**design/flow/run.sh**
```bash
#!/bin/bash
# the make line also repeats each setting of config.mk as NAME=value (left out here)
make -C /OpenROAD-flow-scripts/flow DESIGN_CONFIG=/design/flow/config.mk WORK_HOME=/design/flow/orfs CLKGATE_MAP_FILE= finish
```
**design/flow/config.mk**
```make
export PLATFORM = sky130hd
export DESIGN_NAME = maze
export DESIGN_NICKNAME = maze
export VERILOG_FILES = /design/flow/design.v
export SDC_FILE = /design/flow/constraint.sdc
export NUM_CORES = 4
export LEC_CHECK = 0
export CAP_MARGIN = 20
export CORE_MARGIN = 2
export CORE_UTILIZATION = 10
export SLEW_MARGIN = 20
```
**design/flow/constraint.sdc**
```tcl
create_clock -name core_clock -period 5.34 [get_ports {clk}]
set_input_delay 1.0680 -clock core_clock [delete_from_list [all_inputs] [get_ports {clk}]]
set_output_delay 1.0680 -clock core_clock [all_outputs]
set_load 0.01 [all_outputs]
```
**design/flow/design.v**
```verilog
module maze(clk, reset, start_i, row_i, action_o, coord_o);
    input clk,reset, start_i;
    input [15:0] row_i;
    output reg [1:0] action_o;
    output reg [5:0] coord_o;
    reg [1:0] map [64-1:0];
    reg [1:0] direction [64-1:0];
    (* fsm_encoding = "none" *) reg [1:0] state;
    reg [5:0] cnt;
    reg [5:0] START, END;
    reg [7:0] i;
    always @(posedge clk or posedge reset) begin
        if(reset) begin
            state <= 2'd0;
            action_o <= 2'b00;
        end
        else begin
            case (state)
                2'd0: begin
                   state <= start_i ? 2'd1 : 2'd0;
                   action_o <= start_i ? 2'b01 : 2'b00;
                   cnt <= 1'b0;
                   coord_o <= 6'b0; 
                end
                2'd1: begin
                    if(cnt!=8) begin
                        for(i = 0; i != 8; i = i + 1) begin
                            map[cnt + (i << 3)] <= row_i >> (14 - (i << 1)); 
                        end
                    end
                    else begin
                        START <= ((row_i[15:12]) << 3) + (row_i[11:8]);
                        END <= ((row_i[7:4]) << 3) + (row_i[3:0]);
                        state <= 2'd2;
                        action_o <= 2'b10;
                    end
                    cnt <= cnt + 1;
                end
                2'd2: begin
                    for (i = 0; i != 64; i = i + 1) begin
                        if(map[i] == 2'b11) begin
                            if(i < 56) begin
                                if(map[i+8] == 2'b00) begin
                                    map[i+8] <= 2'b11;
                                    direction[i+8] <= 2'b10;
                                end
                                if(map[i+8] == 2'b10) begin
                                    direction[i+8] <= 2'b10;
                                    state <= 2'd3;
                                    action_o <= 2'b11;
                                    coord_o  <= START;
                                end
                            end
                            if(i > 7) begin
                                if(map[i-8] == 2'b00) begin
                                    map[i-8] <= 2'b11;
                                    direction[i-8] <= 2'b11;
                                end
                                if(map[i-8] == 2'b10) begin
                                    direction[i-8] <= 2'b11;
                                    state <= 2'd3;
                                    action_o <= 2'b11;
                                    coord_o  <= START;
                                end
                            end
                            if(i[2:0] != 0) begin
                                if(map[i-1] == 2'b00) begin
                                    map[i-1] <= 2'b11;
                                    direction[i-1] <= 2'b01;
                                end
                                if(map[i-1] == 2'b10) begin
                                    direction[i-1] <= 2'b01;
                                    state <= 2'd3;
                                    action_o <= 2'b11;
                                    coord_o  <= START;
                                end
                            end
                            if(i[2:0] != 7) begin
                                if(map[i+1] == 2'b00) begin
                                    map[i+1] <= 2'b11;
                                    direction[i+1] <= 2'b00;
                                end
                                if(map[i+1] == 2'b10) begin
                                    direction[i+1] <= 2'b00;
                                    state <= 2'd3;
                                    action_o <= 2'b11;
                                    coord_o  <= START;
                                end
                            end
                            map[i] <= 2'b01;
                        end
                    end
                end
                2'd3: begin
                    if(coord_o != END) begin
                        if(direction[coord_o] == 2'b00) begin
                            coord_o <= coord_o - 1;
                        end
                        else if(direction[coord_o] == 2'b01) begin
                            coord_o <= coord_o + 1;
                        end
                        else if(direction[coord_o] == 2'b10) begin
                            coord_o <= coord_o - 8;
                        end
                        else if(direction[coord_o] == 2'b11) begin
                            coord_o <= coord_o + 8;
                        end
                    end
                    else begin
                        action_o <= 2'b00;
                        state <= 2'd0;
                    end
                end
                default: begin
                end
            endcase
        end
    end
endmodule
```
==> impl_metrics.json, run 1 <==
{
  "drc_errors": 0,
  "crit_fanout": 17,
  "gp_congestion": 1.00,
  "critPathKind": "reg -> reg",
  "regArea_sq_um": 8510,
  "r2r_cells": 12,
  "cp_cell_sequence": "inv_1 > ha_1 > buf_4 > and3_1 > a221oi_1 > a311o_1 > o32ai_1 > nor3_1 > a41o_1 > mux2i_1 > nand3_1 > a32o_1",
  "setup_viol": 0,
  "hold_path.class": "reg -> reg",
  "min_to": "action_o[0]",
  "cp_slowest_stage_delay_ps": 620,
  "slew_headroom": 0.285,
  "grt_start_max_net_pins": 172,
  "clk_transition_reported_paths_ps": 60,
  "cp-start-kind": "register",
  "grt_pass1_vias": 27500,
  "post-place-ws_ps": 1420,
  "die_area_sq_um": 284000,
  "postSynthAreaPerCell_sq_um": 7.49,
  "hpwl_microns": 94600,
  "reg2reg_slack_ps": 1310,
  "simple_gate_area_frac": 0.223,
  "min_path_cells": 1,
  "ys_cells": 3735,
  "ys_sh_adder": 0.00939,
  "whs_ps": 514,
  "grt_pass1_wl_microns": 192000,
  "worstPathArrival_ps": 4350,
  "clock-sinks": 284,
  "mux_share": 0.0680,
  "nNetsFinal": 3573,
  "dieWidth_microns": 533,
  "antenna_found_initial": 4,
  "vias": 30600,
  "reg2reg_to": "coord_o[3]",
  "internal-power_mw": 8.02,
  "ys_ff": 284,
  "slew_violations": 0,
  "critPathCapture": "coord_o[3]",
  "irDropWorstVdd_mv": 0.306,
  "ys_types": 76,
  "drt-pass1-iter-count": 6,
  "cp_slowest_cell": "ha_1",
  "path_buffers": 2,
  "n_fill_cell": 32200,
  "finalCritPeriodShare": 0.755,
  "area_growth_pct": 19.6,
  "compound_area_frac": 0.329,
  "hold_viol": 0,
  "crit_start": "coord_o[1]",
  "drt_wl_total_microns": 131000,
  "antenna_left": 0,
  "power_switching_mw": 8.94,
  "ys_top_cells_by_count": "nor2_1 (625), a21oi_1 (487), nand2_1 (308)",
  "ff_type": "edfxtp_1",
  "pwr-share-comb": 0.575,
  "edf_count": 280,
  "final_area_sq_um": 33500,
  "top_cells_by_area": "edfxtp_1 (30%), a21oi_1 (8.7%), nor2_1 (8.4%)",
  "mi_logic_area_sq_um": 17800,
  "reg2reg_from": "coord_o[1]",
  "pg_comb_mw": 9.75,
  "cp.required_ps": 5660,
  "p_clk_frac": 0.146,
  "cp_top_family": "AND-OR/OR-AND gates",
  "hold_start": "action_o[0]",
  "top_area_cell": "edfxtp_1",
  "io-pin-count": 27,
  "outcome": "no timing/DRC/antenna violations",
  "top_cell_area_share": 0.301,
  "tns_ps": 0,
  "cts_tree": "built",
  "p_leak_nw": 10.7,
  "synthCells": 3735,
  "tool_warnings": 41,
  "fp.dieH_microns": 533,
  "clock_path_buffers": 3,
  "cp_num_cells": 12,
  "cts_hold_buf": 0,
  "utilization": 0.120,
  "period_minus_slack_ps": 4030,
  "max-cap-violations": 0,
  "power.density_nw_per_um2": 507,
  "post-cts-setup-buffers": 0,
  "yosys_warnings": 3,
  "swShare": 0.527,
  "async_flop_share": 0.0141,
  "avgViaCountPerCell": 4.21,
  "setup_ws_ps": 1310,
  "fp_nets": 3775,
  "top_logic_kind": "AND-OR/OR-AND gates",
  "cts_resized": 0,
  "rsz0062_at_grt": "false",
  "cp-end-kind": "register",
  "fp_util": 0.100,
  "drt_iter0_drc": 5535,
  "p_seq_frac": 0.280,
  "post_drt_wl_per_cell_microns": 18.0,
  "place_area_sq_um": 32300,
  "cts_root_buffer": "clkbuf_16",
  "gr-total-overflow": 0,
  "grtUsageTotal": 0.0872,
  "power-top-group": "combinational cells",
  "port_buffers": 26,
  "worstMarginPinSlew_ps": 1070,
  "core_area_sq_um": 279000,
  "htreeDepth": 2,
  "synth_xor_xnor_area_share": 0.00590,
  "top_cell": "nor2_1",
  "clk_latency_ps": 570,
  "cts_made_buffers": 34,
  "skew_ps": 16.3,
  "synth_area_sq_um": 28000,
  "timing.fmax_mhz": 248,
  "rows": 194,
  "powerClk_mw": 2.47,
  "yosysChipArea_sq_um": 28000,
  "ys_seq_frac": 0.304,
  "seq_power_mw": 4.74
}
==> metal layers <==
layer,GRT usage,routed length (microns)
met4,0.0451,7990
met1,0.117,52100
met5,0,55
met3,0.0227,16800
met2,0.128,54200
==> through the flow <==
stage / power [mW] / cells
detailed placement: 14.0 / 7221
global placement: 13.9 / 7221
global route: 17.6 / 7281
finish: 17.0 / 7282
CTS: 16.4 / 7281
floorplan: 10.5 / 3735
==> cell type report <==
cell class | instances | share of cell area
clock inverter | 22 | 0.00763
tap | 3724 | 0.139
clock buffer | 38 | 0.0259
antenna | 1 | 0.0000748
multi-input combinational | 3012 | 0.533
sequential | 284 | 0.254
timing repair buffer | 114 | 0.0303
inverter | 87 | 0.00976
==> run 2: changes to the inputs <==
Settings changed: CORE_UTILIZATION 10 to 59, PLACE_DENSITY_LB_ADDON set to 0.0.
Clock period 5.34 ns to 3.16 ns, I/O delays scaled along.
==> run 2 against run 1 <==
Against the previous run:
- the layout now fails its checks (setup timing)
- non-clock buffer count increased by 342
- synthesized cell count unchanged
- maximum frequency increased by 24%
- critical endpoint is now map[37][0]
- largest power group unchanged
==> impl_metrics.json, run 2 <==
{
  "outcome": "failed layout checks",
  "check.faults": "setup timing",
  "hpwl_microns": 97000,
  "cp_slowest_stage_delay_ps": 520,
  "dp.cells": 4434,
  "cts_tree": "built",
  "core_area_sq_um": 46700,
  "max-cap-violations": 0,
  "hold_viol": 0,
  "top_cells_by_area": "edfxtp_1 (30%), a21oi_1 (8.7%), nor2_1 (8.4%)",
  "p_seq_frac": 0.222,
  "internal-power_mw": 15.8,
  "timing.fmax_mhz": 308,
  "synth_xor_xnor_area_share": 0.00590,
  "top_area_cell": "edfxtp_1",
  "async_flop_share": 0.0141,
  "finalCritPeriodShare": 1.03,
  "grt_pass1_wl_microns": 197000,
  "period_minus_slack_ps": 3240,
  "rows": 79,
  "compound_area_frac": 0.329,
  "critical_path.most_common_cell": "a211oi_1",
  "cp-end-kind": "register",
  "die_area_sq_um": 49200,
  "r2r_cells": 11,
  "hold_path.class": "in -> async",
  "critPathKind": "reg -> reg",
  "io-pin-count": 27,
  "mux_share": 0.0680,
  "cp_slowest_cell": "a211oi_1",
  "crit_fanout": 10,
  "fp.dieH_microns": 222,
  "crit_start": "cnt[1]",
  "drt_iter0_drc": 7995,
  "yosysChipArea_sq_um": 28000,
  "clk_transition_reported_paths_ps": 60,
  "finalPower_mw": 32.5,
  "skew_ps": 36.7,
  "powerClk_mw": 4.19,
  "ys_sh_adder": 0.00939,
  "power_switching_mw": 16.7,
  "clock_path_buffers": 3,
  "nNetsFinal": 3916,
  "cp.required_ps": 3460,
  "slew_headroom": 0.281,
  "drc_errors": 0,
  "p_clk_frac": 0.129,
  "edf_count": 280,
  "pg_comb_mw": 21.1,
  "gr-total-overflow": 0,
  "ys_cells": 3735,
  "grt_pass1_vias": 30900,
  "irDropWorstVdd_mv": 1.08,
  "area_growth_pct": 17.9,
  "swShare": 0.515,
  "setup_ws_ps": -84.4,
  "cp_num_cells": 11,
  "simple_gate_area_frac": 0.223,
  "cts_made_buffers": 35,
  "rsz0062_at_grt": "true",
  "pwr-share-comb": 0.649,
  "antenna_left": 0,
  "top_logic_kind": "AND-OR/OR-AND gates",
  "worstPathArrival_ps": 3550,
  "tool_warnings": 45,
  "port_buffers": 26,
  "top_cell": "nor2_1",
  "utilization": 0.707,
  "reg2reg_slack_ps": -80,
  "clk_latency_ps": 590,
  "seq_power_mw": 7.22,
  "tns_ps": -167,
  "setup_viol": 6,
  "top_cell_area_share": 0.301,
  "fp_nets": 3775,
  "synth_area_sq_um": 28000,
  "ff_type": "edfxtp_1",
  "p_leak_nw": 12.6,
  "ys_ff": 284,
  "reg2reg_to": "map[37][0]",
  "worstMarginPinSlew_ps": 1080,
  "synthCells": 3735,
  "ys_seq_frac": 0.304,
  "ys_types": 76,
  "cp_cell_sequence": "inv_2 > ha_2 > buf_4 > and3b_1 > nand2_1 > nor2_1 > a211oi_1 > a21oi_1 > a211oi_1 > a211oi_1 > o41ai_1",
  "clock-sinks": 284,
  "cts_root_buffer": "clkbuf_16",
  "power-top-group": "combinational cells",
  "ys_top_cells_by_count": "nor2_1 (625), a21oi_1 (487), nand2_1 (308)",
  "avgViaCountPerCell": 7.64,
  "antenna_found_initial": 3,
  "htreeDepth": 2,
  "postSynthAreaPerCell_sq_um": 7.49,
  "cts_hold_buf": 0,
  "reg2reg_from": "cnt[1]",
  "grtUsageTotal": 0.526,
  "finalNonFillerCells": 4512,
  "grt_start_max_net_pins": 153,
  "power.density_nw_per_um2": 985,
  "slew_violations": 0,
  "fp_util": 0.600,
  "drt-pass1-iter-count": 10,
  "drt_wl_total_microns": 136000,
  "yosys_warnings": 3,
  "cp-start-kind": "register",
  "critPathCapture": "map[37][0]",
  "cp_top_family": "AND-OR/OR-AND gates",
  "gp_congestion": 1.23,
  "vias": 34500,
  "path_buffers": 2,
  "post_drt_wl_per_cell_microns": 30.1,
  "dieWidth_microns": 222,
  "whs_ps": 463
}
==> run 2: metrics by stage <==
step	worst slack [ps]	cell area [sq um]
floorplan	-56.9	28000
global placement	-97.4	31200
detailed placement	-144	31200
CTS	-6.56	32400
global route	-118	33000
finish	-84.4	33000
==> run 2: layer usage <==
layer  GRT usage  wire (microns)  vias up
met5           0              12        -
met4       0.296           10600        2
met3       0.249           27200      850
met2       0.715           51700     3692
met1       0.681           46300    15600
li1            -               -    14300
==> run 2: cell type report <==
type	instances	area, sq um
fill	3829	13700
multi-input combinational	3012	18400
sequential	284	8510
clock inverter	23	240
clock buffer	41	898
tap	607	759
timing repair buffer	456	3880
inverter	87	334
antenna	2	5.00
==> run 2: timing repair <==
item	4_1_cts	5_1_grt
hold endpoints to repair	0	0
buffers inserted	0	12
resized	14	104
setup endpoints to repair	13	100
pin swaps	1	18
==> run 3: changes to the inputs <==
Settings changed: ABC_AREA set to 1, CELL_PAD_IN_SITES_GLOBAL_PLACEMENT set to 1, CORE_ASPECT_RATIO set to 0.65, CORE_UTILIZATION 59 to 39, CTS_CLUSTER_DIAMETER set to 311, GPL_TIMING_DRIVEN set to 0, MAX_ROUTING_LAYER set to met4, PLACE_DENSITY set to 0.66, PLACE_DENSITY_LB_ADDON 0.0 to not set, SETUP_SLACK_MARGIN set to 0.38, SLEW_MARGIN 20 to 5, TNS_END_PERCENT set to 45.
Clock period 3.16 ns to 4.97 ns, I/O delays scaled along.
==> run 3 against run 2 <==
Against the previous run:
- the layout fails its checks (capacitance limit, slew limit, setup timing)
- worst hold slack gained 110 ps
- register-to-register slack gained 140 ps
- via count grew 12%
- highest routed layer is now met4
- largest cell class unchanged
- critical path type is now in -> reg
==> impl_metrics.json, run 3 <==
{
  "clk_latency_ps": 630,
  "period_minus_slack_ps": 5020,
  "nNetsFinal": 4613,
  "htreeDepth": 1,
  "setup_ws_ps": -54.1,
  "port_buffers": 26,
  "clock_path_buffers": 3,
  "worstMarginPinSlew_ps": 1530,
  "hold_viol": 0,
  "mi_logic_area_sq_um": 17000,
  "clock-sinks": 284,
  "pg_comb_mw": 14.7,
  "regArea_sq_um": 8510,
  "antenna_found_initial": 30,
  "place_area_sq_um": 30200,
  "cp-end-kind": "register",
  "postSynthAreaPerCell_sq_um": 6.29,
  "vias": 38700,
  "p_leak_nw": 13.1,
  "hold_start": "direction[51][0]",
  "grtUsageMet2": 0.606,
  "cts_tree": "built",
  "power-top-group": "combinational cells",
  "ys_sh_adder": 0.00940,
  "p_seq_frac": 0.213,
  "crit_start": "row_i[10]",
  "tns_ps": -80.2,
  "top_cells_by_area": "edfxtp_1 (30%), nand2_1 (15%), o21ai_0 (12%)",
  "finalCritPeriodShare": 1.01,
  "drt_iter0_drc": 9075,
  "internal-power_mw": 8.19,
  "drc_errors": 0,
  "cp.required_ps": 5340,
  "critPathKind": "in -> reg",
  "ff_type": "edfxtp_1",
  "powerClk_mw": 2.23,
  "post_drt_wl_per_cell_microns": 36.7,
  "cts_made_buffers": 29,
  "dieWidth_microns": 336,
  "outcome": "failed layout checks",
  "max-cap-violations": 1,
  "slew_headroom": -0.0215,
  "top_cell_area_share": 0.301,
  "seq_power_mw": 4.58,
  "gr-total-overflow": 0,
  "gr-usage-met3": 0.395,
  "area_growth_pct": 12.9,
  "timing.fmax_mhz": 199,
  "final_area_sq_um": 31600,
  "cts_root_buffer": "clkbuf_16",
  "cts_hold_buf": 0,
  "gp_congestion": 1.17,
  "min_path_cells": 2,
  "reg2reg_from": "cnt[3]",
  "die_area_sq_um": 73900,
  "cp_top_family": "buffers and inverters",
  "cp_slowest_cell": "clkbuf_1",
  "io-pin-count": 27,
  "rsz0062_at_grt": "true",
  "r2r_cells": 14,
  "grt_pass1_vias": 31800,
  "worstPathArrival_ps": 5390,
  "compound_area_frac": 0.312,
  "simple_gate_area_frac": 0.278,
  "irDropWorstVdd_mv": 0.458,
  "mux_share": 0.000358,
  "tool_warnings": 40,
  "rows": 79,
  "ys_cells": 4446,
  "yosys_warnings": 3,
  "utilization": 0.443,
  "edf_count": 280,
  "power.density_nw_per_um2": 682,
  "core_area_sq_um": 71300,
  "fp_nets": 4486,
  "pwr-share-comb": 0.683,
  "crit_fanout": 11,
  "power_switching_mw": 13.3,
  "check.faults": "capacitance limit, slew limit, setup timing",
  "cp_cell_sequence": "clkdlybuf4s50_1 > clkbuf_1 > buf_8 > inv_1 > clkbuf_1 > clkbuf_1 > nor2_1 > nor3_1 > o221ai_1 > nand2_1 > o21ai_0 > a21oi_1 > nor2_1",
  "skew_ps": 23.9,
  "async_flop_share": 0.0141,
  "top_cell": "nand2_1",
  "reg2reg_slack_ps": 60,
  "setup_viol": 2,
  "hpwl_microns": 163000,
  "ys_types": 51,
  "fp.dieH_microns": 220,
  "swShare": 0.620,
  "critical_path.most_common_cell": "clkbuf_1",
  "hold_path.class": "reg -> reg",
  "path_buffers": 6,
  "gr-usage-met1": 0.727,
  "min_to": "direction[51][0]",
  "grt_busiest_layer": "met1",
  "drt_wl_total_microns": 206000,
  "drt-pass1-iter-count": 12,
  "fp_util": 0.392,
  "cp-start-kind": "input pin",
  "grtUsageTotal": 0.554,
  "yosysChipArea_sq_um": 28000,
  "avgViaCountPerCell": 6.89,
  "ys_ff": 284,
  "grt_start_max_net_pins": 56,
  "top_logic_kind": "AND-OR/OR-AND gates",
  "synth_area_sq_um": 28000,
  "antenna_left": 0,
  "ys_top_cells_by_count": "nand2_1 (1103), o21ai_0 (664), nor2_1 (546)",
  "synthCells": 4446,
  "top_area_cell": "edfxtp_1",
  "ys_seq_frac": 0.304,
  "synth_xor_xnor_area_share": 0.00188,
  "p_clk_frac": 0.104,
  "grt_pass1_wl_microns": 270000,
  "cp_slowest_stage_delay_ps": 950,
  "reg2reg_to": "map[12][1]",
  "slew_violations": 11,
  "cp_num_cells": 13,
  "clk_transition_reported_paths_ps": 70,
  "critPathCapture": "map[13][0]",
  "n_fill_cell": 7613
}
run 3: layout make-up:
cell class	count	area share
multi-input cells	3482	0.538
repair buffers	96	0.0386
clock inverters	12	0.00262
clock buffers	41	0.0257
well taps	972	0.0385
plain buffers	197	0.0261
diodes	44	0.00349
flip-flops and latches	284	0.270
inverters	483	0.0576
run 3: repair_timing:
action	4_1_cts	5_1_grt
resized	8	24
pin swaps	2	3
hold endpoints to repair	0	0
setup buffers	0	5
setup endpoints to repair	24	69
run 3: routing by layer:
layer,vias to the layer above,routed length [microns]
met5,-,0
met4,0,11000
met3,632,46300
met2,4135,67400
met1,18100,81400
li1,15800,-
run 3: per-stage QoR:
step / power (mW) / instances / hold slack [ps] / worst slack (ps)
4_1_cts: 19.7 / 5549 / 566 / 113
3_3_place_gp: 17.3 / 5444 / 536 / -2640
2_1_floorplan: 11.3 / 4446 / 512 / 910
3_5_place_dp: 17.5 / 5496 / 534 / -533
5_1_grt: 21.6 / 5596 / 608 / 208
6_report: 21.5 / 5611 / 569 / -54.1
==> run 4: changes to the inputs <==
Settings changed: ABC_AREA 1 to not set, CELL_PAD_IN_SITES_GLOBAL_PLACEMENT 1 to not set, CORE_ASPECT_RATIO 0.65 to not set, CORE_UTILIZATION 39 to 61, CTS_CLUSTER_DIAMETER 311 to not set, GPL_TIMING_DRIVEN 0 to not set, PLACE_DENSITY 0.66 to not set, SETUP_SLACK_MARGIN 0.38 to -0.23, SLEW_MARGIN 5 to 35, TNS_END_PERCENT 45 to not set.
Clock period 4.97 ns to 2.54 ns, I/O delays scaled along.
==> run 4 against run 3 <==
Against the previous run:
- the run now fails in 5_1_grt
- synthesized area about the same
- synthesized cell count down 16%
- die size down 36%
==> impl_metrics.json, run 4 <==
{
  "outcome": "stopped before the end",
  "lastStage": "5_1_grt",
  "error_line": "[ERROR GRT-0232] Routing congestion too high. Check the congestion heatmap in the GUI.",
  "ys_cells": 3735,
  "ys_seq_frac": 0.304,
  "grtUsageTotal": 0.856,
  "edf_count": 280,
  "gr-total-overflow": 325,
  "synthCells": 3735,
  "top_logic_kind": "AND-OR/OR-AND gates",
  "htreeDepth": 2,
  "synth_area_sq_um": 28000,
  "fp_nets": 3775,
  "gp_congestion": 1.33,
  "ys_types": 76,
  "synth_xor_xnor_area_share": 0.00590,
  "clock-sinks": 284,
  "die_area_sq_um": 47600,
  "place_area_sq_um": 35900,
  "ys_ff": 284,
  "ff_type": "edfxtp_1",
  "yosysChipArea_sq_um": 28000,
  "async_flop_share": 0.0141,
  "cts_hold_buf": 0,
  "postSynthAreaPerCell_sq_um": 7.49,
  "simple_gate_area_frac": 0.223,
  "top_cell": "nor2_1",
  "compound_area_frac": 0.329,
  "fp.dieH_microns": 218,
  "dp.cells": 4959,
  "port_buffers": 26,
  "ys_sh_adder": 0.00939,
  "top_cell_area_share": 0.301,
  "top_cells_by_area": "edfxtp_1 (30%), a21oi_1 (8.7%), nor2_1 (8.4%)",
  "io-pin-count": 27,
  "fp_util": 0.618,
  "ys_top_cells_by_count": "nor2_1 (625), a21oi_1 (487), nand2_1 (308)",
  "yosys_warnings": 3,
  "clock_path_buffers": 3,
  "mux_share": 0.0680,
  "core_area_sq_um": 45300,
  "rows": 78,
  "dieWidth_microns": 218,
  "hpwl_microns": 104000,
  "cts_made_buffers": 35,
  "top_area_cell": "edfxtp_1",
  "post-place-ws_ps": -626,
  "cts_root_buffer": "clkbuf_16"
}
-- run 4: per-layer routing --
layer	global-route usage	GRT overflow
met2	0.969	184
met5	-	-
met1	0.865	12
met3	0.709	25
met4	0.830	104
-- run 4: stage by stage --
stage	utilization	power, mW
after global placement	0.794	35.2
after detailed placement	0.794	36.1
after CTS	0.865	44.3
after floorplan	-	23.3
-- run 4: what timing repair did --
action,4_1_cts
setup buffers,79
pin swaps,308
gates cloned,5
endpoints found under the setup margin,210
resized,353
==> run 5: changes to the inputs <==
Settings changed: ABC_AREA set to 0, CORE_UTILIZATION 61 to 65, GPL_TIMING_DRIVEN set to 1, MAX_ROUTING_LAYER met4 to not set, PLACE_DENSITY set to 0.66, SETUP_SLACK_MARGIN -0.23 to not set, SLEW_MARGIN 35 to 20.
Clock period 2.54 ns to 3.46 ns, I/O delays scaled along.
==> run 5 against run 4 <==
Against the previous run:
- die size is 6.0% lower
- synthesized cell count stayed put
- synthesized area stayed put
- the layout now fails its checks (setup timing)
==> impl_metrics.json, run 5 <==
{
  "port_buffers": 26,
  "post_drt_wl_per_cell_microns": 30.3,
  "avgViaCountPerCell": 7.95,
  "cts_root_buffer": "clkbuf_16",
  "ys_cells": 3735,
  "p_leak_nw": 11.7,
  "clock-sinks": 284,
  "mux_share": 0.0680,
  "internal-power_mw": 13.1,
  "grt_start_max_net_pins": 87,
  "timing.fmax_mhz": 283,
  "dieWidth_microns": 211,
  "cp-start-kind": "register",
  "ys_top_cells_by_count": "nor2_1 (625), a21oi_1 (487), nand2_1 (308)",
  "cp.required_ps": 3750,
  "top_cells_by_area": "edfxtp_1 (30%), a21oi_1 (8.7%), nor2_1 (8.4%)",
  "check.faults": "setup timing",
  "top_area_cell": "edfxtp_1",
  "dp.cells": 4230,
  "power_switching_mw": 14.7,
  "nNetsFinal": 3760,
  "cts_tree": "built",
  "rows": 76,
  "compound_area_frac": 0.329,
  "clock_path_buffers": 3,
  "n_fill_cell": 3391,
  "pg_comb_mw": 17.3,
  "drt_iter0_drc": 8434,
  "ys_sh_adder": 0.00939,
  "grt_busiest_layer": "met2",
  "ff_type": "edfxtp_1",
  "cp-end-kind": "register",
  "top_cell": "nor2_1",
  "utilization": 0.727,
  "pwr-share-comb": 0.622,
  "post-place-ws_ps": 45.1,
  "slew_violations": 0,
  "cts_resized": 0,
  "period_minus_slack_ps": 3540,
  "grt_pass1_vias": 30400,
  "powerClk_mw": 3.46,
  "power.density_nw_per_um2": 892,
  "path_buffers": 2,
  "cp_slowest_cell": "edfxtp_1",
  "cp_num_cells": 11,
  "rsz0062_at_grt": "true",
  "finalCritPeriodShare": 1.02,
  "area_growth_pct": 11.3,
  "reg2reg_to": "coord_o[4]",
  "grtUsageTotal": 0.562,
  "ys_seq_frac": 0.304,
  "setup_viol": 2,
  "postSynthAreaPerCell_sq_um": 7.49,
  "vias": 34100,
  "fp_nets": 3775,
  "cp_slowest_stage_delay_ps": 550,
  "edf_count": 280,
  "setup_ws_ps": -78.9,
  "top_logic_kind": "AND-OR/OR-AND gates",
  "top_cell_area_share": 0.301,
  "gr-usage-met3": 0.285,
  "fp.dieH_microns": 211,
  "min_to": "action_o[0]",
  "antenna_found_initial": 4,
  "drt-pass1-iter-count": 14,
  "drc_errors": 0,
  "gp_congestion": 1.19,
  "reg2reg_slack_ps": -80,
  "yosys_warnings": 3,
  "cts_hold_buf": 0,
  "critical_path.most_common_cell": "buf_4",
  "yosysChipArea_sq_um": 28000,
  "min_path_cells": 1,
  "die_area_sq_um": 44700,
  "async_flop_share": 0.0141,
  "final_area_sq_um": 31100,
  "worstMarginPinSlew_ps": 1180,
  "gr-total-overflow": 0,
  "p_seq_frac": 0.253,
  "critPathCapture": "coord_o[4]",
  "crit_fanout": 9,
  "cp_top_family": "simple AND/OR/NAND/NOR gates",
  "place_area_sq_um": 30000,
  "core_area_sq_um": 42800,
  "reg2reg_from": "map[42][0]",
  "drt_wl_total_microns": 130000,
  "finalNonFillerCells": 4290,
  "ys_ff": 284,
  "simple_gate_area_frac": 0.223,
  "critPathKind": "reg -> reg",
  "htreeDepth": 2,
  "slew_headroom": 0.200,
  "synthCells": 3735,
  "r2r_cells": 11,
  "clk_latency_ps": 570,
  "antenna_left": 0,
  "swShare": 0.528,
  "hold_start": "action_o[0]",
  "hold_path.class": "reg -> reg",
  "post-cts-setup-buffers": 0,
  "skew_ps": 28.7,
  "grt_pass1_wl_microns": 190000,
  "worstPathArrival_ps": 3830,
  "hpwl_microns": 92400,
  "crit_start": "map[42][0]",
  "cp_cell_sequence": "nand2b_1 > a41oi_1 > nor4_1 > nand4_1 > nor3_1 > buf_4 > nand3_1 > buf_4 > mux2i_1 > o32a_1 > nand2_1",
  "max-cap-violations": 0,
  "cts_made_buffers": 34,
  "fp_util": 0.654,
  "p_clk_frac": 0.125,
  "ys_types": 76,
  "io-pin-count": 27,
  "hold_viol": 0,
  "grtUsageMet2": 0.768,
  "gr-usage-met1": 0.711,
  "seq_power_mw": 7.03,
  "synth_area_sq_um": 28000,
  "power-top-group": "combinational cells",
  "clk_transition_reported_paths_ps": 60,
  "irDropWorstVdd_mv": 1.30,
  "outcome": "failed layout checks",
  "synth_xor_xnor_area_share": 0.00590,
  "tool_warnings": 41
}
-- run 5: cell type report --
| class | instances | area, sq um | share of cell area |
|---|---|---|---|
| well taps | 546 | 683 | 0.0219 |
| diodes | 3 | 7.51 | 0.000241 |
| clock inverters | 15 | 103 | 0.00330 |
| clock buffers | 42 | 902 | 0.0290 |
| repair buffers | 301 | 2680 | 0.0861 |
| inverters | 87 | 327 | 0.0105 |
| multi-input cells | 3012 | 17900 | 0.576 |
| flip-flops and latches | 284 | 8510 | 0.273 |
-- run 5: routing by layer --
| metal | routed length (microns) | vias to the layer above |
|---|---|---|
| li1 | - | 14000 |
| met1 | 43000 | 15200 |
| met2 | 48600 | 3791 |
| met3 | 26400 | 1047 |
| met4 | 11500 | 8 |
| met5 | 212 | - |
-- run 5: stage by stage --
step                      TNS (ps)  hold WS (ps)  power (mW)
final                        -85.5           500        27.8
after global routing          -123           535        28.2
after CTS                        0           503        26.1
after detailed placement         0           479        22.6
after global placement           0           477        22.2
after floorplan                  0           472        16.2
==> run 6: changes to the inputs <==
Settings changed: ABC_AREA 0 to not set, GPL_TIMING_DRIVEN 1 to not set, MAX_ROUTING_LAYER set to met4, PLACE_DENSITY 0.66 to not set, SETUP_SLACK_MARGIN set to -0.27, TNS_END_PERCENT set to 5.
Clock period 3.46 ns to 2.83 ns, I/O delays scaled along.
==> run 6 against run 5 <==
Against the previous run:
- synthesized cell count did not move
- still fails the layout checks on setup timing
- cell count rose by 11%
- maximum frequency rose by 8.5%
- setup slack got worse by 350 ps
- via count rose by 7.7%
- synthesized area did not move
- largest power group unchanged
==> impl_metrics.json, run 6 <==
{
  "reg2reg_slack_ps": -430,
  "antenna_found_initial": 14,
  "final_area_sq_um": 35100,
  "cp_cell_sequence": "inv_1 > ha_2 > or3b_2 > buf_4 > buf_4 > nor2_2 > a211oi_1 > a21oi_1 > a211oi_1 > a221oi_1 > o41ai_2",
  "post-place-ws_ps": -529,
  "dp.cells": 4677,
  "cts_tree": "built",
  "postSynthAreaPerCell_sq_um": 7.49,
  "max-cap-violations": 0,
  "area_growth_pct": 25.6,
  "clk_transition_reported_paths_ps": 60,
  "crit_fanout": 7,
  "critPathCapture": "map[42][1]",
  "cp_num_cells": 11,
  "drt-pass1-iter-count": 31,
  "dieWidth_microns": 211,
  "synth_area_sq_um": 28000,
  "seq_power_mw": 7.77,
  "clk_latency_ps": 590,
  "gr-total-overflow": 0,
  "cp-start-kind": "register",
  "hold_viol": 0,
  "swShare": 0.505,
  "clock-sinks": 284,
  "die_area_sq_um": 44700,
  "p_seq_frac": 0.207,
  "skew_ps": 43.4,
  "grt_pass1_vias": 33400,
  "cp_top_family": "AND-OR/OR-AND gates",
  "ys_ff": 284,
  "path_buffers": 3,
  "tool_warnings": 43,
  "finalPower_mw": 37.5,
  "ys_top_cells_by_count": "nor2_1 (625), a21oi_1 (487), nand2_1 (308)",
  "antenna_left": 0,
  "setup_viol": 145,
  "fp.dieH_microns": 211,
  "fp_util": 0.654,
  "async_flop_share": 0.0141,
  "gp_congestion": 1.37,
  "cp.required_ps": 3110,
  "grt_start_max_net_pins": 99,
  "yosysChipArea_sq_um": 28000,
  "io-pin-count": 27,
  "clock_path_buffers": 3,
  "cts_root_buffer": "clkbuf_16",
  "slew_headroom": 0.255,
  "power_switching_mw": 19.0,
  "yosys_warnings": 3,
  "rsz0062_at_grt": "true",
  "cp_slowest_cell": "a221oi_1",
  "cp_slowest_stage_delay_ps": 600,
  "core_area_sq_um": 42800,
  "top_area_cell": "edfxtp_1",
  "crit_start": "cnt[0]",
  "hold_path.class": "in -> async",
  "tns_ps": -19840,
  "post_drt_wl_per_cell_microns": 28.5,
  "vias": 36700,
  "worstPathArrival_ps": 3540,
  "reg2reg_from": "cnt[0]",
  "critPathKind": "reg -> reg",
  "port_buffers": 26,
  "finalNonFillerCells": 4758,
  "power-top-group": "combinational cells",
  "compound_area_frac": 0.329,
  "powerClk_mw": 4.41,
  "pg_comb_mw": 25.4,
  "ff_type": "edfxtp_1",
  "top_cell_area_share": 0.301,
  "finalCritPeriodShare": 1.15,
  "drt_iter0_drc": 9718,
  "ys_cells": 3735,
  "reg2reg_to": "map[42][1]",
  "drt_wl_total_microns": 136000,
  "top_cells_by_area": "edfxtp_1 (30%), a21oi_1 (8.7%), nor2_1 (8.4%)",
  "setup_ws_ps": -432,
  "synthCells": 3735,
  "cp-end-kind": "register",
  "ys_sh_adder": 0.00939,
  "drc_errors": 0,
  "place_area_sq_um": 33500,
  "slew_violations": 0,
  "ys_seq_frac": 0.304,
  "utilization": 0.821,
  "mux_share": 0.0680,
  "grt_pass1_wl_microns": 200000,
  "p_leak_nw": 14.0,
  "grtUsageTotal": 0.610,
  "outcome": "failed layout checks",
  "p_clk_frac": 0.117,
  "ys_types": 76,
  "synth_xor_xnor_area_share": 0.00590,
  "avgViaCountPerCell": 7.72,
  "fp_nets": 3775,
  "whs_ps": 320,
  "htreeDepth": 2,
  "check.faults": "setup timing",
  "r2r_cells": 11,
  "rows": 76,
  "cts_made_buffers": 34,
  "worstMarginPinSlew_ps": 1100,
  "internal-power_mw": 18.6,
  "edf_count": 280,
  "pwr-share-comb": 0.676,
  "simple_gate_area_frac": 0.223,
  "period_minus_slack_ps": 3260,
  "timing.fmax_mhz": 307,
  "irDropWorstVdd_mv": 1.31,
  "top_logic_kind": "AND-OR/OR-AND gates",
  "nNetsFinal": 4212,
  "hpwl_microns": 97500,
  "top_cell": "nor2_1",
  "power.density_nw_per_um2": 1070
}
run 6: layout make-up:
type                       count  area, sq um
fill                        2838         7660
multi-input combinational   3012        18300
inverter                      87          330
sequential                   284         8510
clock inverter                15          160
antenna                       16         40.0
timing repair buffer         753         6200
tap                          546          683
clock buffer                  45          913
run 6: routing by layer:
layer | wire [microns] | GRT usage
met1 | 44500 | 0.742
met2 | 50300 | 0.779
met3 | 28100 | 0.325
met4 | 12800 | 0.374
met5 | 0 | -
run 6: timing repair:
item	4_1_cts	5_1_grt
endpoints found under the hold margin	0	0
endpoints found under the setup margin	14	74
buffers inserted	0	6
pin swaps	2	16
gates resized	15	71
hold buffers	0	0
==> run 7: changes to the inputs <==
Settings changed: ABC_AREA set to 1, CAP_MARGIN 20 to 35, CELL_PAD_IN_SITES_DETAIL_PLACEMENT set to 1, CELL_PAD_IN_SITES_GLOBAL_PLACEMENT set to 3, CORE_ASPECT_RATIO set to 1.43, CORE_UTILIZATION 65 to 63, GPL_ROUTABILITY_DRIVEN set to 0, MAX_ROUTING_LAYER met4 to not set, MIN_ROUTING_LAYER set to met1, SETUP_SLACK_MARGIN -0.27 to 0.46, TNS_END_PERCENT 5 to 45.
Clock period 2.83 ns to 3.7 ns, I/O delays scaled along.
==> run 7 against run 6 <==
Against the previous run:
- the flow now stops in 3_1_place_gp_skip_io
- synthesized cell count up 19%
- synthesized area hardly changed
- die size rose by 3.1%
==> impl_metrics.json, run 7 <==
{
  "die_area_sq_um": 46100,
  "core_area_sq_um": 44000,
  "error_line": "[ERROR GPL-0301] Utilization 158.733 % exceeds 100%.",
  "mux_share": 0.000358,
  "outcome": "stopped before the end",
  "top_cells_by_area": "edfxtp_1 (30%), nand2_1 (15%), o21ai_0 (12%)",
  "compound_area_frac": 0.312,
  "synth_xor_xnor_area_share": 0.00188,
  "ys_cells": 4446,
  "rows": 92,
  "ff_type": "edfxtp_1",
  "edf_count": 280,
  "ys_top_cells_by_count": "nand2_1 (1103), o21ai_0 (664), nor2_1 (546)",
  "postSynthAreaPerCell_sq_um": 6.29,
  "top_cell": "nand2_1",
  "ys_seq_frac": 0.304,
  "lastStage": "3_1_place_gp_skip_io",
  "async_flop_share": 0.0141,
  "simple_gate_area_frac": 0.278,
  "yosysChipArea_sq_um": 28000,
  "ys_types": 51,
  "top_area_cell": "edfxtp_1",
  "synth_area_sq_um": 28000,
  "yosys_warnings": 3,
  "dieWidth_microns": 180,
  "fp_nets": 4486,
  "top_cell_area_share": 0.301,
  "top_logic_kind": "AND-OR/OR-AND gates",
  "ys_ff": 284,
  "synthCells": 4446,
  "fp.dieH_microns": 256,
  "fp_util": 0.636,
  "ys_sh_adder": 0.00940
}
==> run 8: changes to the inputs <==
Settings changed: CELL_PAD_IN_SITES_GLOBAL_PLACEMENT 3 to 2, GPL_TIMING_DRIVEN set to 1, MAX_ROUTING_LAYER set to met4.
==> run 8 against run 7 <==
Against the previous run:
- the flow again stops in 3_1_place_gp_skip_io
- synthesized cell count did not move
- synthesized area did not move
- die size did not move
==> impl_metrics.json, run 8 <==
{
  "postSynthAreaPerCell_sq_um": 6.29,
  "ys_seq_frac": 0.304,
  "top_logic_kind": "AND-OR/OR-AND gates",
  "outcome": "stopped before the end",
  "core_area_sq_um": 44000,
  "simple_gate_area_frac": 0.278,
  "edf_count": 280,
  "ff_type": "edfxtp_1",
  "top_cell": "nand2_1",
  "fp_nets": 4486,
  "die_area_sq_um": 46100,
  "synth_area_sq_um": 28000,
  "ys_sh_adder": 0.00940,
  "ys_types": 51,
  "dieWidth_microns": 180,
  "rows": 92,
  "async_flop_share": 0.0141,
  "ys_cells": 4446,
  "top_area_cell": "edfxtp_1",
  "top_cell_area_share": 0.301,
  "fp.dieH_microns": 256,
  "fp_util": 0.636,
  "lastStage": "3_1_place_gp_skip_io",
  "yosys_warnings": 3,
  "error_line": "[ERROR GPL-0301] Utilization 131.927 % exceeds 100%.",
  "ys_top_cells_by_count": "nand2_1 (1103), o21ai_0 (664), nor2_1 (546)",
  "compound_area_frac": 0.312,
  "mux_share": 0.000358,
  "top_cells_by_area": "edfxtp_1 (30%), nand2_1 (15%), o21ai_0 (12%)",
  "synthCells": 4446,
  "ys_ff": 284,
  "yosysChipArea_sq_um": 28000,
  "synth_xor_xnor_area_share": 0.00188
}
==> run 9: changes to the inputs <==
Settings changed: CAP_MARGIN 35 to 20, CELL_PAD_IN_SITES_DETAIL_PLACEMENT 1 to not set, CELL_PAD_IN_SITES_GLOBAL_PLACEMENT 2 to not set, CORE_ASPECT_RATIO 1.43 to 0.7, CORE_UTILIZATION 63 to 72, CTS_CLUSTER_DIAMETER set to 396, CTS_CLUSTER_SIZE set to 99, GPL_ROUTABILITY_DRIVEN 0 to not set, GPL_TIMING_DRIVEN 1 to not set, HOLD_SLACK_MARGIN set to 0.29, MAX_ROUTING_LAYER met4 to not set, MIN_ROUTING_LAYER met1 to not set, PLACE_DENSITY set to 0.42, SETUP_SLACK_MARGIN 0.46 to 0.3, TNS_END_PERCENT 45 to 5.
Clock period 3.7 ns to 1.01 ns, I/O delays scaled along.
==> run 9 against run 8 <==
Against the previous run:
- the run fails in 3_5_place_dp
- synthesized area unchanged
- synthesized cell count unchanged
- die size shrank 12%
==> impl_metrics.json, run 9 <==
{
  "outcome": "stopped before the end",
  "lastStage": "3_5_place_dp",
  "error_line": "[ERROR DPL-0038] Utilization greater than 100%, impossible to legalize",
  "async_flop_share": 0.0141,
  "edf_count": 280,
  "ys_types": 51,
  "top_cell": "nand2_1",
  "io-pin-count": 27,
  "fp.dieH_microns": 169,
  "ff_type": "edfxtp_1",
  "synth_area_sq_um": 28000,
  "core_area_sq_um": 38400,
  "dieWidth_microns": 240,
  "gp_congestion": 1.39,
  "top_area_cell": "edfxtp_1",
  "ys_top_cells_by_count": "nand2_1 (1103), o21ai_0 (664), nor2_1 (546)",
  "ys_cells": 4446,
  "top_cell_area_share": 0.301,
  "rows": 60,
  "fp_util": 0.729,
  "synth_xor_xnor_area_share": 0.00188,
  "mux_share": 0.000358,
  "yosys_warnings": 3,
  "postSynthAreaPerCell_sq_um": 6.29,
  "port_buffers": 26,
  "synthCells": 4446,
  "compound_area_frac": 0.312,
  "ys_sh_adder": 0.00940,
  "fp_nets": 4486,
  "top_cells_by_area": "edfxtp_1 (30%), nand2_1 (15%), o21ai_0 (12%)",
  "ys_seq_frac": 0.304,
  "simple_gate_area_frac": 0.278,
  "top_logic_kind": "AND-OR/OR-AND gates",
  "die_area_sq_um": 40500,
  "yosysChipArea_sq_um": 28000,
  "ys_ff": 284
}
==> run 9: metrics by stage <==
stage          area (sq um)  cells  total power [mW]  setup WS [ps]  TNS, ps
2_1_floorplan         28200   4446              56.2          -1640  -498260
3_3_place_gp          39200   6160              94.6          -1800  -574280
==> run 10: changes to the inputs <==
Settings changed: ABC_AREA 1 to not set, CORE_ASPECT_RATIO 0.7 to not set, CORE_UTILIZATION 72 to 45, CTS_CLUSTER_DIAMETER 396 to not set, CTS_CLUSTER_SIZE 99 to not set, HOLD_SLACK_MARGIN 0.29 to not set, PLACE_DENSITY 0.42 to not set, SETUP_SLACK_MARGIN 0.3 to not set, TNS_END_PERCENT 5 to not set.
Clock period 1.01 ns to 2.96 ns, I/O delays scaled along.
==> run 10 against run 9 <==
Against the previous run:
- the layout now fails its checks (setup timing)
- synthesized area is essentially flat
- die size grew 59%
- synthesized cell count shrank 16%
==> impl_metrics.json, run 10 <==
{
  "outcome": "failed layout checks",
  "check.faults": "setup timing",
  "clock_path_buffers": 3,
  "tns_ps": -1530,
  "cp_slowest_cell": "edfxtp_1",
  "ff_type": "edfxtp_1",
  "clock-sinks": 284,
  "ys_sh_adder": 0.00939,
  "whs_ps": 361,
  "slew_headroom": 0.345,
  "edf_count": 280,
  "hold_path.class": "in -> reg",
  "rows": 91,
  "top_logic_kind": "AND-OR/OR-AND gates",
  "min_path_cells": 1,
  "yosysChipArea_sq_um": 28000,
  "powerClk_mw": 4.63,
  "fp_util": 0.454,
  "p_clk_frac": 0.117,
  "grtUsageTotal": 0.452,
  "p_seq_frac": 0.189,
  "ys_types": 76,
  "timing.fmax_mhz": 319,
  "critPathCapture": "coord_o[3]",
  "utilization": 0.615,
  "post_drt_wl_per_cell_microns": 30.2,
  "nNetsFinal": 4264,
  "hold_start": "row_i[10]",
  "port_buffers": 26,
  "skew_ps": 47.9,
  "drc_errors": 0,
  "wl_met1_microns": 58000,
  "mi_logic_area_sq_um": 19900,
  "setup_viol": 28,
  "seq_power_mw": 7.49,
  "clk_transition_reported_paths_ps": 60,
  "cts_hold_buf": 0,
  "ys_ff": 284,
  "cts_made_buffers": 36,
  "cp_top_family": "AND-OR/OR-AND gates",
  "worstPathArrival_ps": 3450,
  "ys_cells": 3735,
  "crit_start": "coord_o[0]",
  "mux_share": 0.0680,
  "top_area_cell": "edfxtp_1",
  "top_cells_by_area": "edfxtp_1 (30%), a21oi_1 (8.7%), nor2_1 (8.4%)",
  "postSynthAreaPerCell_sq_um": 7.49,
  "clk_latency_ps": 590,
  "critPathKind": "reg -> reg",
  "routed-wl-met2_microns": 61100,
  "simple_gate_area_frac": 0.223,
  "synth_area_sq_um": 28000,
  "cts_root_buffer": "clkbuf_16",
  "fp_nets": 3775,
  "power-top-group": "combinational cells",
  "synth_xor_xnor_area_share": 0.00590,
  "antenna_found_initial": 1,
  "finalNonFillerCells": 5085,
  "hpwl_microns": 112000,
  "r2r_cells": 12,
  "final_area_sq_um": 37900,
  "top_cell_area_share": 0.301,
  "n_fill_cell": 5397,
  "cts_tree": "built",
  "post-place-ws_ps": -479,
  "gr-total-overflow": 0,
  "synthCells": 3735,
  "reg2reg_to": "coord_o[3]",
  "htreeDepth": 2,
  "ys_seq_frac": 0.304,
  "grt_pass1_vias": 31500,
  "max-cap-violations": 0,
  "min_to": "START[2]",
  "grt_start_max_net_pins": 90,
  "dp.cells": 4951,
  "highest_layer": "met4",
  "ys_top_cells_by_count": "nor2_1 (625), a21oi_1 (487), nand2_1 (308)",
  "dr_wl_met3_microns": 24100,
  "grt_pass1_wl_microns": 215000,
  "cp-start-kind": "register",
  "swShare": 0.499,
  "drt_wl_total_microns": 153000,
  "slew_violations": 0,
  "io-pin-count": 27,
  "avgViaCountPerCell": 6.93,
  "drt_iter0_drc": 6264,
  "yosys_warnings": 3,
  "async_flop_share": 0.0141,
  "period_minus_slack_ps": 3130,
  "finalCritPeriodShare": 1.06,
  "top_cell": "nor2_1",
  "regArea_sq_um": 8510,
  "finalPower_mw": 39.7,
  "cp_num_cells": 12,
  "p_leak_nw": 14.7,
  "setup_ws_ps": -174,
  "irDropWorstVdd_mv": 1.08,
  "core_area_sq_um": 61600,
  "power.density_nw_per_um2": 1050,
  "pwr-share-comb": 0.695,
  "power_switching_mw": 19.8,
  "cp.required_ps": 3270,
  "pg_comb_mw": 27.6,
  "fp.dieH_microns": 253,
  "rsz0062_at_grt": "true",
  "drt-pass1-iter-count": 7,
  "hold_viol": 0,
  "cp_slowest_stage_delay_ps": 500,
  "antenna_left": 0,
  "die_area_sq_um": 64200,
  "place_area_sq_um": 33900,
  "tool_warnings": 41,
  "crit_fanout": 4,
  "path_buffers": 2,
  "dieWidth_microns": 253,
  "reg2reg_slack_ps": -170,
  "worstMarginPinSlew_ps": 981,
  "reg2reg_from": "coord_o[0]",
  "internal-power_mw": 19.9,
  "cp-end-kind": "register",
  "area_growth_pct": 35.4,
  "compound_area_frac": 0.329,
  "vias": 35300,
  "cp_cell_sequence": "inv_2 > ha_4 > buf_6 > nand2_1 > o2111ai_2 > o21ai_0 > a221oi_2 > or3_4 > a41o_4 > mux2i_4 > nand3_1 > a32o_1",
  "gp_congestion": 1.06
}
run 10: layer usage:
metal	GRT usage	vias up
met5	0	-
met4	0.219	0
met2	0.636	3105
li1	-	15000
met3	0.136	603
met1	0.625	16500
run 10: layout make-up:
type / count / share of cell area
antenna: 1 / 0.0000661
tap: 837 / 0.0277
inverter: 87 / 0.00882
multi-input combinational: 3012 / 0.526
timing repair buffer: 803 / 0.182
sequential: 284 / 0.225
clock inverter: 20 / 0.00681
clock buffer: 41 / 0.0243
run 10: what timing repair did:
action | in CTS | in global routing
gates cloned | 2 | 6
gates resized | 102 | 352
pin swaps | 32 | 147
buffers inserted | 18 | 49
setup endpoints to repair | 66 | 130
==> run 11: changes to the inputs <==
Settings changed: ABC_AREA set to 1, CORE_UTILIZATION 45 to 58, CTS_CLUSTER_DIAMETER set to 201, GPL_TIMING_DRIVEN set to 1, PLACE_DENSITY set to 0.66.
Clock period 2.96 ns to 3.83 ns, I/O delays scaled along.
==> run 11 against run 10 <==
Against the previous run:
- now clean on timing, DRC and antenna
- first-iteration DRC count is 2.6% higher
- global-route usage is 7.3 points higher
- sequential share of layout area is 5.5 points higher
- utilization is 2.4 points higher
- flip-flop count stayed put
- count of clock-buffer cells in the layout is 3 higher
- power is 38% lower
- critical path type unchanged
==> impl_metrics.json, run 11 <==
{
  "worstPathArrival_ps": 3830,
  "outcome": "no timing/DRC/antenna violations",
  "tool_warnings": 40,
  "compound_area_frac": 0.312,
  "top_cell": "nand2_1",
  "synth_xor_xnor_area_share": 0.00188,
  "power_switching_mw": 13.6,
  "avgViaCountPerCell": 6.90,
  "ff_type": "edfxtp_1",
  "ys_types": 51,
  "fp_util": 0.587,
  "period_minus_slack_ps": 3580,
  "top_cells_by_area": "edfxtp_1 (30%), nand2_1 (15%), o21ai_0 (12%)",
  "fp.dieH_microns": 224,
  "top_cell_area_share": 0.301,
  "cts_hold_buf": 0,
  "drt_wl_total_microns": 135000,
  "path_buffers": 3,
  "worstMarginPinSlew_ps": 1180,
  "cp_slowest_stage_delay_ps": 530,
  "dieWidth_microns": 224,
  "cts_tree": "built",
  "p_clk_frac": 0.133,
  "pwr-share-comb": 0.619,
  "ys_seq_frac": 0.304,
  "post-cts-setup-buffers": 0,
  "r2r_cells": 15,
  "yosysChipArea_sq_um": 28000,
  "die_area_sq_um": 50000,
  "cp-end-kind": "register",
  "cp_num_cells": 15,
  "antenna_left": 0,
  "core_area_sq_um": 47600,
  "postSynthAreaPerCell_sq_um": 6.29,
  "simple_gate_area_frac": 0.278,
  "irDropWorstVdd_mv": 0.443,
  "hold_start": "direction[51][0]",
  "timing.fmax_mhz": 279,
  "rsz0062_at_grt": "false",
  "skew_ps": 30.3,
  "nNetsFinal": 4487,
  "drc_errors": 0,
  "swShare": 0.557,
  "antenna_found_initial": 7,
  "yosys_warnings": 3,
  "cp_cell_sequence": "ha_1 > inv_1 > nand2_1 > nand2_1 > nand2_1 > nor2_1 > inv_1 > nor2_1 > o22ai_1 > nand2_1 > inv_1 > o22ai_1 > a21oi_1 > o211ai_1 > o21ai_0",
  "grtUsageTotal": 0.525,
  "gr-total-overflow": 0,
  "area_growth_pct": 8.76,
  "critical_path.most_common_cell": "nand2_1",
  "synthCells": 4446,
  "reg2reg_from": "cnt[3]",
  "ys_cells": 4446,
  "finalCritPeriodShare": 0.935,
  "cp.required_ps": 4080,
  "clk_latency_ps": 550,
  "critPathKind": "reg -> reg",
  "fp_nets": 4486,
  "power.density_nw_per_um2": 804,
  "powerClk_mw": 3.26,
  "cp-start-kind": "register",
  "pg_comb_mw": 15.1,
  "vias": 35100,
  "post-place-ws_ps": 521,
  "dp.cells": 5025,
  "max-cap-violations": 0,
  "critPathCapture": "map[46][1]",
  "p_leak_nw": 13.0,
  "seq_power_mw": 6.07,
  "top_logic_kind": "AND-OR/OR-AND gates",
  "min_to": "direction[51][0]",
  "clock_path_buffers": 3,
  "slew_violations": 0,
  "io-pin-count": 27,
  "rows": 80,
  "cts_root_buffer": "clkbuf_16",
  "clock-sinks": 284,
  "mux_share": 0.000358,
  "grt_pass1_wl_microns": 196000,
  "synth_area_sq_um": 28000,
  "setup_ws_ps": 247,
  "hold_path.class": "reg -> reg",
  "grt_pass1_vias": 30800,
  "ys_ff": 284,
  "crit_fanout": 8,
  "htreeDepth": 2,
  "ys_top_cells_by_count": "nand2_1 (1103), o21ai_0 (664), nor2_1 (546)",
  "post_drt_wl_per_cell_microns": 26.5,
  "internal-power_mw": 10.8,
  "port_buffers": 26,
  "cts_resized": 0,
  "finalNonFillerCells": 5090,
  "drt_iter0_drc": 6424,
  "ys_sh_adder": 0.00940,
  "reg2reg_to": "map[46][1]",
  "async_flop_share": 0.0141,
  "p_seq_frac": 0.248,
  "hpwl_microns": 98500,
  "power-top-group": "combinational cells",
  "setup_viol": 0,
  "min_path_cells": 2,
  "drt-pass1-iter-count": 12,
  "top_area_cell": "edfxtp_1",
  "tns_ps": 0,
  "edf_count": 280,
  "gp_congestion": 1.09,
  "grt_start_max_net_pins": 97,
  "crit_start": "cnt[3]",
  "clk_transition_reported_paths_ps": 70,
  "hold_viol": 0,
  "cp_slowest_cell": "edfxtp_1",
  "reg2reg_slack_ps": 250,
  "cp_top_family": "simple AND/OR/NAND/NOR gates",
  "cts_made_buffers": 35,
  "slew_headroom": 0.202
}
-- run 11: layout make-up --
| class | instances | area [sq um] |
|---|---|---|
| multi-input combinational | 3482 | 16900 |
| clock buffer | 44 | 910 |
| timing repair buffer | 161 | 1380 |
| inverter | 483 | 1820 |
| sequential | 284 | 8510 |
| fill | 4563 | 17200 |
| tap | 615 | 769 |
| clock inverter | 16 | 148 |
| antenna | 5 | 12.5 |
-- run 11: stage by stage --
step	power, mW	hold WS, ps	cell area, sq um	utilization
after floorplan	14.6	512	28000	-
after global placement	20.0	536	29300	0.616
after detailed placement	20.1	544	29300	0.616
after CTS	23.4	560	30400	0.638
after global routing	25.5	588	30400	0.638
final	24.5	568	30400	0.638
-- run 11: metal layers --
metal | GRT usage | vias up | share of wire
met5 | 0 | - | 0.00026
met4 | 0.376 | 6 | 0.096
met3 | 0.215 | 856 | 0.18
met2 | 0.725 | 3383 | 0.38
met1 | 0.661 | 15400 | 0.34
li1 | - | 15500 | -
==> run 12: changes to the inputs <==
Settings changed: CORE_UTILIZATION 58 to 72, CTS_CLUSTER_DIAMETER 201 to 244, GPL_TIMING_DRIVEN 1 to not set, PLACE_DENSITY 0.66 to 0.64.
Clock period 3.83 ns to 2.41 ns, I/O delays scaled along.
==> run 12 against run 11 <==
Against the previous run:
- die size decreased by 19%
- synthesized area unchanged
- the run now fails in 4_1_cts
- synthesized cell count unchanged
==> impl_metrics.json, run 12 <==
{
  "outcome": "stopped before the end",
  "lastStage": "4_1_cts",
  "error_line": "[ERROR DPL-0038] Utilization greater than 100%, impossible to legalize",
  "fp_nets": 4486,
  "die_area_sq_um": 40400,
  "gp_congestion": 1.27,
  "ys_cells": 4446,
  "place_area_sq_um": 36500,
  "top_cells_by_area": "edfxtp_1 (30%), nand2_1 (15%), o21ai_0 (12%)",
  "postSynthAreaPerCell_sq_um": 6.29,
  "top_cell_area_share": 0.301,
  "yosys_warnings": 3,
  "rows": 72,
  "ys_top_cells_by_count": "nand2_1 (1103), o21ai_0 (664), nor2_1 (546)",
  "dieWidth_microns": 201,
  "simple_gate_area_frac": 0.278,
  "io-pin-count": 27,
  "port_buffers": 26,
  "ys_types": 51,
  "yosysChipArea_sq_um": 28000,
  "top_logic_kind": "AND-OR/OR-AND gates",
  "top_cell": "nand2_1",
  "fp.dieH_microns": 201,
  "hpwl_microns": 121000,
  "ff_type": "edfxtp_1",
  "edf_count": 280,
  "post-place-ws_ps": -689,
  "core_area_sq_um": 38500,
  "synthCells": 4446,
  "synth_area_sq_um": 28000,
  "synth_xor_xnor_area_share": 0.00188,
  "top_area_cell": "edfxtp_1",
  "ys_sh_adder": 0.00940,
  "ys_ff": 284,
  "ys_seq_frac": 0.304,
  "mux_share": 0.000358,
  "fp_util": 0.727,
  "compound_area_frac": 0.312,
  "async_flop_share": 0.0141
}
[run 12: stage by stage]
stage | hold WS (ps) | utilization | std cells
after floorplan | 248 | - | 4446
after global placement | 533 | 0.949 | 5796
after detailed placement | 553 | 0.949 | 5796
==> run 13: changes to the inputs <==
Settings changed: ABC_AREA 1 to not set, CORE_UTILIZATION 72 to 40, CTS_CLUSTER_DIAMETER 244 to not set, PLACE_DENSITY 0.64 to not set.
Clock period 2.41 ns to 3.86 ns, I/O delays scaled along.
==> run 13 against run 12 <==
Against the previous run:
- synthesized area barely moved
- die size is 78% higher
- synthesized cell count decreased by 16%
- now clean on timing, DRC and antenna
==> impl_metrics.json, run 13 <==
{
  "outcome": "no timing/DRC/antenna violations",
  "timing.fmax_mhz": 275,
  "rsz0062_at_grt": "false",
  "async_flop_share": 0.0141,
  "ys_cells": 3735,
  "seq_power_mw": 6.22,
  "min_to": "action_o[0]",
  "ff_type": "edfxtp_1",
  "tool_warnings": 41,
  "powerClk_mw": 3.62,
  "cp-end-kind": "register",
  "fp_util": 0.406,
  "irDropWorstVdd_mv": 0.548,
  "post_drt_wl_per_cell_microns": 28.7,
  "finalCritPeriodShare": 0.942,
  "synth_xor_xnor_area_share": 0.00590,
  "p_seq_frac": 0.254,
  "drt_wl_total_microns": 133000,
  "tns_ps": 0,
  "area_growth_pct": 11.3,
  "top_area_cell": "edfxtp_1",
  "finalPower_mw": 24.5,
  "fp_nets": 3775,
  "slew_headroom": 0.235,
  "cp_cell_sequence": "ha_1 > or3b_2 > nor3_2 > buf_4 > mux2i_1 > a211oi_1 > a21oi_1 > a211oi_1 > a211oi_1 > o41ai_1",
  "power-top-group": "combinational cells",
  "clock_path_buffers": 3,
  "synthCells": 3735,
  "p_clk_frac": 0.148,
  "grtUsageTotal": 0.359,
  "core_area_sq_um": 68900,
  "grt_pass1_wl_microns": 194000,
  "min_path_cells": 1,
  "worstPathArrival_ps": 3940,
  "clk_transition_reported_paths_ps": 60,
  "power_switching_mw": 12.7,
  "cp_slowest_cell": "or3b_2",
  "compound_area_frac": 0.329,
  "cts_tree": "built",
  "r2r_cells": 10,
  "internal-power_mw": 11.8,
  "top_cell": "nor2_1",
  "antenna_found_initial": 5,
  "cp.required_ps": 4160,
  "drc_errors": 0,
  "critPathCapture": "map[11][1]",
  "critPathKind": "reg -> reg",
  "drt_iter0_drc": 5525,
  "rows": 96,
  "dieWidth_microns": 268,
  "antenna_left": 0,
  "port_buffers": 26,
  "die_area_sq_um": 72100,
  "ys_top_cells_by_count": "nor2_1 (625), a21oi_1 (487), nand2_1 (308)",
  "power.density_nw_per_um2": 787,
  "p_leak_nw": 11.4,
  "top_cells_by_area": "edfxtp_1 (30%), a21oi_1 (8.7%), nor2_1 (8.4%)",
  "simple_gate_area_frac": 0.223,
  "ys_types": 76,
  "yosysChipArea_sq_um": 28000,
  "hold_viol": 0,
  "synth_area_sq_um": 28000,
  "cts_root_buffer": "clkbuf_16",
  "cp_num_cells": 10,
  "grt_start_max_net_pins": 156,
  "post-cts-setup-buffers": 0,
  "gr-total-overflow": 0,
  "edf_count": 280,
  "path_buffers": 1,
  "yosys_warnings": 3,
  "pwr-share-comb": 0.598,
  "reg2reg_from": "cnt[0]",
  "slew_violations": 0,
  "ys_seq_frac": 0.304,
  "hold_start": "action_o[0]",
  "hpwl_microns": 96300,
  "crit_fanout": 10,
  "swShare": 0.519,
  "cts_made_buffers": 38,
  "fp.dieH_microns": 268,
  "reg2reg_to": "map[11][1]",
  "vias": 31400,
  "top_logic_kind": "AND-OR/OR-AND gates",
  "pg_comb_mw": 14.7,
  "cts_hold_buf": 0,
  "mux_share": 0.0680,
  "period_minus_slack_ps": 3630,
  "avgViaCountPerCell": 6.80,
  "ys_sh_adder": 0.00939,
  "cp_top_family": "AND-OR/OR-AND gates",
  "cp-start-kind": "register",
  "io-pin-count": 27,
  "postSynthAreaPerCell_sq_um": 7.49,
  "drt-pass1-iter-count": 7,
  "setup_viol": 0,
  "cts_resized": 0,
  "ys_ff": 284,
  "cp_slowest_stage_delay_ps": 660,
  "clock-sinks": 284,
  "grt_pass1_vias": 27800,
  "clk_latency_ps": 590,
  "nNetsFinal": 3703,
  "hold_path.class": "reg -> reg",
  "reg2reg_slack_ps": 230,
  "crit_start": "cnt[0]",
  "max-cap-violations": 0,
  "gp_congestion": 1.03,
  "whs_ps": 510,
  "critical_path.most_common_cell": "a211oi_1",
  "worstMarginPinSlew_ps": 1150,
  "skew_ps": 32.1,
  "htreeDepth": 2,
  "top_cell_area_share": 0.301
}
[run 13: metrics by stage]
stage | util | instances | area [sq um] | worst slack (ps)
floorplan | - | 3735 | 28000 | 549
global placement | 0.434 | 4554 | 29900 | 385
detailed placement | 0.434 | 4554 | 29900 | 346
CTS | 0.452 | 4620 | 31100 | 330
global route | 0.452 | 4620 | 31100 | 2.45
finish | 0.452 | 4621 | 31100 | 225
[run 13: layout make-up]
class | count | area (sq um)
fillers | 6972 | 37800
clock inverters | 20 | 231
well taps | 931 | 1160
diodes | 1 | 2.50
flip-flops and latches | 284 | 8510
multi-input cells | 3012 | 17800
clock buffers | 46 | 1000
repair buffers | 240 | 2090
inverters | 87 | 327
[run 13: metal layers]
layer  GRT usage  wire length (microns)
met5           0                     13
met4       0.135                   5770
met3      0.0900                  18600
met2       0.509                  54000
met1       0.523                  54200
==> run 14: changes to the inputs <==
Settings changed: CORE_UTILIZATION 40 to 65, SETUP_SLACK_MARGIN set to -0.27, TNS_END_PERCENT set to 5.
Clock period 3.86 ns to 3.04 ns, I/O delays scaled along.
==> run 14 against run 13 <==
Against the previous run:
- now fails the layout checks on setup timing
- count of clock-buffer cells in the layout decreased by 4
- first-iteration DRC count rose by 58%
- non-clock buffer count is 280 higher
- routed wire length down 0.83%
- critical path depth did not move
- synthesized area stayed put
- cell count shrank 2.2%
- critical path type unchanged
- largest cell class unchanged
- largest power group unchanged
==> impl_metrics.json, run 14 <==
{
  "pwr-share-comb": 0.642,
  "setup_viol": 36,
  "hold_path.class": "in -> async",
  "async_flop_share": 0.0141,
  "ys_cells": 3735,
  "p_leak_nw": 12.9,
  "rows": 76,
  "outcome": "failed layout checks",
  "cp_slowest_cell": "nand2b_1",
  "antenna_found_initial": 9,
  "vias": 35100,
  "cts_root_buffer": "clkbuf_16",
  "cp-start-kind": "register",
  "grtUsageTotal": 0.572,
  "simple_gate_area_frac": 0.223,
  "finalNonFillerCells": 4518,
  "r2r_cells": 10,
  "ys_sh_adder": 0.00939,
  "post_drt_wl_per_cell_microns": 29.1,
  "p_seq_frac": 0.221,
  "reg2reg_slack_ps": -310,
  "seq_power_mw": 7.42,
  "fp_util": 0.654,
  "synthCells": 3735,
  "mi_logic_area_sq_um": 18000,
  "top_cells_by_area": "edfxtp_1 (30%), a21oi_1 (8.7%), nor2_1 (8.4%)",
  "clk_transition_reported_paths_ps": 60,
  "fp_nets": 3775,
  "edf_count": 280,
  "area_growth_pct": 18.4,
  "skew_ps": 39.6,
  "htreeDepth": 2,
  "clock-sinks": 284,
  "period_minus_slack_ps": 3350,
  "top_logic_kind": "AND-OR/OR-AND gates",
  "top_area_cell": "edfxtp_1",
  "n_fill_cell": 3136,
  "port_buffers": 26,
  "worstPathArrival_ps": 3650,
  "rsz0062_at_grt": "true",
  "cp.required_ps": 3350,
  "power-top-group": "combinational cells",
  "postSynthAreaPerCell_sq_um": 7.49,
  "clock_path_buffers": 3,
  "internal-power_mw": 16.6,
  "swShare": 0.508,
  "yosysChipArea_sq_um": 28000,
  "dieWidth_microns": 211,
  "hpwl_microns": 93800,
  "io-pin-count": 27,
  "antenna_left": 0,
  "gp_congestion": 1.25,
  "power.density_nw_per_um2": 1020,
  "irDropWorstVdd_mv": 1.11,
  "gr-total-overflow": 0,
  "clk_latency_ps": 580,
  "pg_comb_mw": 21.6,
  "crit_fanout": 9,
  "yosys_warnings": 3,
  "drt_wl_total_microns": 132000,
  "cts_tree": "built",
  "check.faults": "setup timing",
  "ys_top_cells_by_count": "nor2_1 (625), a21oi_1 (487), nand2_1 (308)",
  "cts_made_buffers": 36,
  "power_switching_mw": 17.1,
  "ys_ff": 284,
  "setup_ws_ps": -308,
  "mux_share": 0.0680,
  "avgViaCountPerCell": 7.77,
  "whs_ps": 478,
  "max-cap-violations": 0
}
[run 14: cell type report]
cell class | count | share of cell area
Antenna cell | 4 | 0.000302
Sequential cell | 284 | 0.257
Clock buffer | 42 | 0.0279
Multi-Input combinational cell | 3012 | 0.542
Timing Repair Buffer | 520 | 0.134
Inverter | 87 | 0.00985
Tap cell | 546 | 0.0206
Clock inverter | 23 | 0.00929
[run 14: layer usage]
metal  wire [microns]  vias up  track usage
li1                 -    14500            -
met1            43900    15600        0.723
met2            48800     3872        0.755
met3            26900     1146        0.308
met4            11400       22        0.339
met5              439        -       0.0623
[run 14: through the flow]
step / total power, mW / utilization / area, sq um / setup TNS, ps / worst slack (ps)
6_report: 33.7 / 0.774 / 33100 / -2180 / -308
5_1_grt: 34.2 / 0.774 / 33100 / -10970 / -286
4_1_cts: 31.5 / 0.771 / 33000 / -1780 / -269
3_5_place_dp: 26.9 / 0.742 / 31800 / -1750 / -298
3_3_place_gp: 26.3 / 0.742 / 31800 / -739 / -161
2_1_floorplan: 18.4 / - / 28000 / -32590 / -271
[run 14: timing repair]
| action | 4_1_cts | 5_1_grt |
|---|---|---|
| setup endpoints to repair | 2 | 12 |
| hold buffers | 0 | 0 |
| buffers inserted | 0 | 1 |
| resized | 2 | 26 |
| pin swaps | 0 | 3 |
| cloned | 0 | 0 |
Power figures rest on the tool's default switching activity, not on a simulated workload.
